Setup of the baseline:
Design processor_main, start of the top module:
module processor_main(
		input  clk, reset_n,                       
		input  [31:0] dmem_datain, 
		input  [31:0] imem_data,                   
		output [31:0] dmem_addr, dmem_dataout, PC,
		output dmem_rw, io_rw
   );
Size in the first run: about 1,500 flip-flops, roughly 160 I/O pins, ~80,000 um^2 of cells after synthesis.
export LEC_CHECK = 0
export ABC_AREA = 1
export CAP_MARGIN = 20
export CORE_MARGIN = 2
export CORE_UTILIZATION = 72
export CTS_CLUSTER_DIAMETER = 366
export CTS_CLUSTER_SIZE = 95
export PLACE_DENSITY = 0.4
export SETUP_SLACK_MARGIN = 1.07
export SLEW_MARGIN = 20
export TNS_END_PERCENT = 5
create_clock -name core_clock -period 5.97 [get_ports {clk}]
run.sh (not shown) runs the stock make flow with config.mk's settings and CLKGATE_MAP_FILE=.
The baseline failed in global routing with GRT-0232.
What the candidate does differently from the baseline at the input level:
- removing CTS_CLUSTER_SIZE (formerly 95)
- removing SETUP_SLACK_MARGIN (formerly 1.07)
- removing TNS_END_PERCENT (formerly 5)
- removing CTS_CLUSTER_DIAMETER (formerly 366)
- removing PLACE_DENSITY (formerly 0.4)
- changing CORE_UTILIZATION from 72 to 51
- removing ABC_AREA (formerly 1)
- changing the clock period (ns, I/O delays scaled along) from 5.97 to 5.74
[summary]
Re number of top-level pins: no difference whatsoever between the candidate and the baseline.
Final checks on the candidate, whose flow otherwise completed, came back failing, citing negative setup slack.
Area of the core: the candidate vs the baseline up 42,000 um^2
The candidate ends up with higher die width than the baseline does.
The candidate vs the baseline: global placer's final weighted congestion down by a little under 10%
Against the baseline, the candidate reports a detailed-placement wirelength estimate that is higher.
The candidate vs the baseline — count of instances resized after the clock tree is built dropped 6.1%.

* * *

Starting RTL as in the previous note.
## processor_main
module processor_main(
		input  clk, reset_n,                       
		input  [31:0] dmem_datain, 
		input  [31:0] imem_data,                   
		output [31:0] dmem_addr, dmem_dataout, PC,
		output dmem_rw, io_rw
   );
make LEC_CHECK=0 ABC_AREA=1 CAP_MARGIN=20 CORE_MARGIN=2 CORE_UTILIZATION=72 CTS_CLUSTER_DIAMETER=366 CTS_CLUSTER_SIZE=10 PLACE_DENSITY_LB_ADDON=0.03 SLEW_MARGIN=20 finish   # period 5.97 ns
The starting point failed in global routing (5_1_grt).
Change:
Settings changed: ABC_AREA 1 to default, CORE_UTILIZATION 72 to 40, CTS_CLUSTER_DIAMETER 366 to default, CTS_CLUSTER_SIZE 10 to default, PLACE_DENSITY_LB_ADDON 0.03 to default.
Clock period 5.97 ns to 11.0 ns, I/O delays scaled along.
With this change the flow completed without violations.
Synthesized cell count decreases by well over a third.
Die area increases by well over a third.
Area after synthesis decreases by a few percent.
Change:
Settings changed: ABC_AREA from default to 1, CORE_UTILIZATION 40 to 68, CTS_CLUSTER_SIZE from default to 98.
Clock period 11.0 ns to 5.91 ns, I/O delays scaled along.
The changed run aborted during global routing (5_1_grt). Area after synthesis came out higher by 2.2%. Synthesized cell count is higher by 71%. Die area went down by 40%.
Change:
Settings changed: ABC_AREA 1 to default, CORE_UTILIZATION 68 to 65, CTS_CLUSTER_SIZE 98 to 42, HOLD_SLACK_MARGIN from default to 0.28.
Clock period 5.91 ns to 5.7 ns, I/O delays scaled along.
Result: The changed run never finished: it broke off in global routing (5_1_grt). Synthesized cell count drops by 42%. Area after synthesis decreases by 2.1%. Die area rose by 2.3%.

* * *

Setup of job 3800:
processor_main again, from the RTL that the note above started with.
==> flow/config.mk <==
export PLATFORM = sky130hd
export DESIGN_NAME = processor_main
export DESIGN_NICKNAME = processor_main
export VERILOG_FILES = /design/flow/design.v
export SDC_FILE = /design/flow/constraint.sdc
export NUM_CORES = 4
export LEC_CHECK = 0
export CAP_MARGIN = 20
export CORE_ASPECT_RATIO = 1.16
export CORE_MARGIN = 2
export CORE_UTILIZATION = 65
export CTS_CLUSTER_SIZE = 58
export SETUP_SLACK_MARGIN = 1.5
export SLEW_MARGIN = 20
export TNS_END_PERCENT = 95
==> flow/constraint.sdc <==
create_clock -name core_clock -period 5.71 [get_ports {clk}]
set_input_delay 1.1420 -clock core_clock [delete_from_list [all_inputs] [get_ports {clk}]]
set_output_delay 1.1420 -clock core_clock [all_outputs]
set_load 0.01 [all_outputs]
Job 3800 failed in 5_1_grt with GRT-0232.
[inputs] job 1601 vs job 3800
- CTS_CLUSTER_SIZE changed from 58 to 12
- SETUP_SLACK_MARGIN removed (was 1.5)
- CTS_CLUSTER_DIAMETER newly set to 97
- CORE_UTILIZATION changed from 65 to 70
- PLACE_DENSITY newly set to 0.64
- the clock period (ns, I/O delays scaled along) changed from 5.71 to 14.4
- What ended job 1601 was a tool error in 5_1_grt; the run never finished.
- Going from job 3800 to job 1601, placement-stage worst setup slack grows by 5.49 ns.
- Summary: with job 3800 as the reference, standard cell area after detailed placement in job 1601 moved down by a little under 10%.
- Job 3800 → job 1601: x dimension of the die lower; count of buffers added by post-CTS timing repair for setup went down by 28; synthesized cell count has remained practically unchanged; overall die height shows a reduction of 3.6%; number of placement rows went down.
- Diff job 1601..job 3800 | number of buffers inserted for hold repair after clock tree synthesis | unchanged
- As far as sequential share of the synthesized area goes, job 3800 and job 1601 are indistinguishable; the numbers are identical.
- The die of job 1601 is smaller than the one used in job 3800.
Here is what was changed in the inputs of job 6143 compared with job 1601.
- removing TNS_END_PERCENT (formerly 95)
- removing CTS_CLUSTER_DIAMETER (formerly 97)
- changing CORE_UTILIZATION from 70 to 40
- removing PLACE_DENSITY (formerly 0.64)
- removing CORE_ASPECT_RATIO (formerly 1.16)
- removing CTS_CLUSTER_SIZE (formerly 12)
- changing the clock period (ns, I/O delays scaled along) from 14.4 to 10.7
==> results <==
- Looking at worst slack after detailed placement across both flows, job 6143 is the weaker of the two, with job 1601 ahead.
- Half-perimeter wire length of the detailed placement result shrinks slightly when moving from job 1601 to job 6143.
- Re count of hold buffers inserted by post-cts repair: no difference whatsoever between job 6143 and job 1601.
- Job 6143 completed end to end with timing, DRC and antenna clean.
Relative to job 6143, the following input files were edited for job 1113:
- SETUP_SLACK_MARGIN now 2.27, previously not set
- the clock period (ns, I/O delays scaled along) now 10.2, was 10.7
==> results <==
- Lower sequential share of layout area among job 1113 and job 6143: job 1113
- Between job 1113 and job 6143, the total setup buffers inserted after CTS is higher for job 1113.
- Job 1113 vs job 6143 — number of buffers other than clock buffers in the final layout rose 23%.
--- input diff job 1113..job 256 ---
- setting CELL_PAD_IN_SITES_DETAIL_PLACEMENT to 2 for the first time
- setting GPL_ROUTABILITY_DRIVEN to 0 for the first time
- changing SETUP_SLACK_MARGIN from 2.27 to 1.91
- changing the clock period (ns, I/O delays scaled along) from 10.2 to 10.5
==> comparison <==
In the summary table, job 256 is marked failed, with error ODB-0269 raised in 5_1_grt. Job 256 against job 1113: area after synthesis roughly the same, pre-CTS worst setup slack lower, setup fix buffers added after clock tree synthesis lower, AND-OR/OR-AND share of the synthesized area roughly the same. Job 256 reports a lower total placed instance area than job 1113 does. [compare] base=job 1113 new=job 256: mux share of post-synthesis cell area flat; synthesis area per yosys was more or less identical.
### job 256 -> job 5724
- a change of CORE_UTILIZATION from 40 to 56
- a deleted SETUP_SLACK_MARGIN that had been 1.91
- a deleted CELL_PAD_IN_SITES_DETAIL_PLACEMENT that had been 2
- a deleted GPL_ROUTABILITY_DRIVEN that had been 0
- a change of the clock period (ns, I/O delays scaled along) from 10.5 to 10.2
--- outcome ---
Job 5724 went all the way through the flow, and no timing, DRC or antenna check failed.
| die height | higher: job 256 |
The area of the core region in job 256 is 1.4 times that in job 5724.
Changes observed in job 5724 relative to job 256: share of the synthesized netlist area taken by xor and xnor gates barely changed, chip area dropped 56000 µm², post-CTS resize count dropped 26, number of synthesized flops with an enable pin barely changed.
Worst setup slack after placement: lower on job 256
Between job 256 and job 5724, the flow reports instance area after placement decreasing slightly.
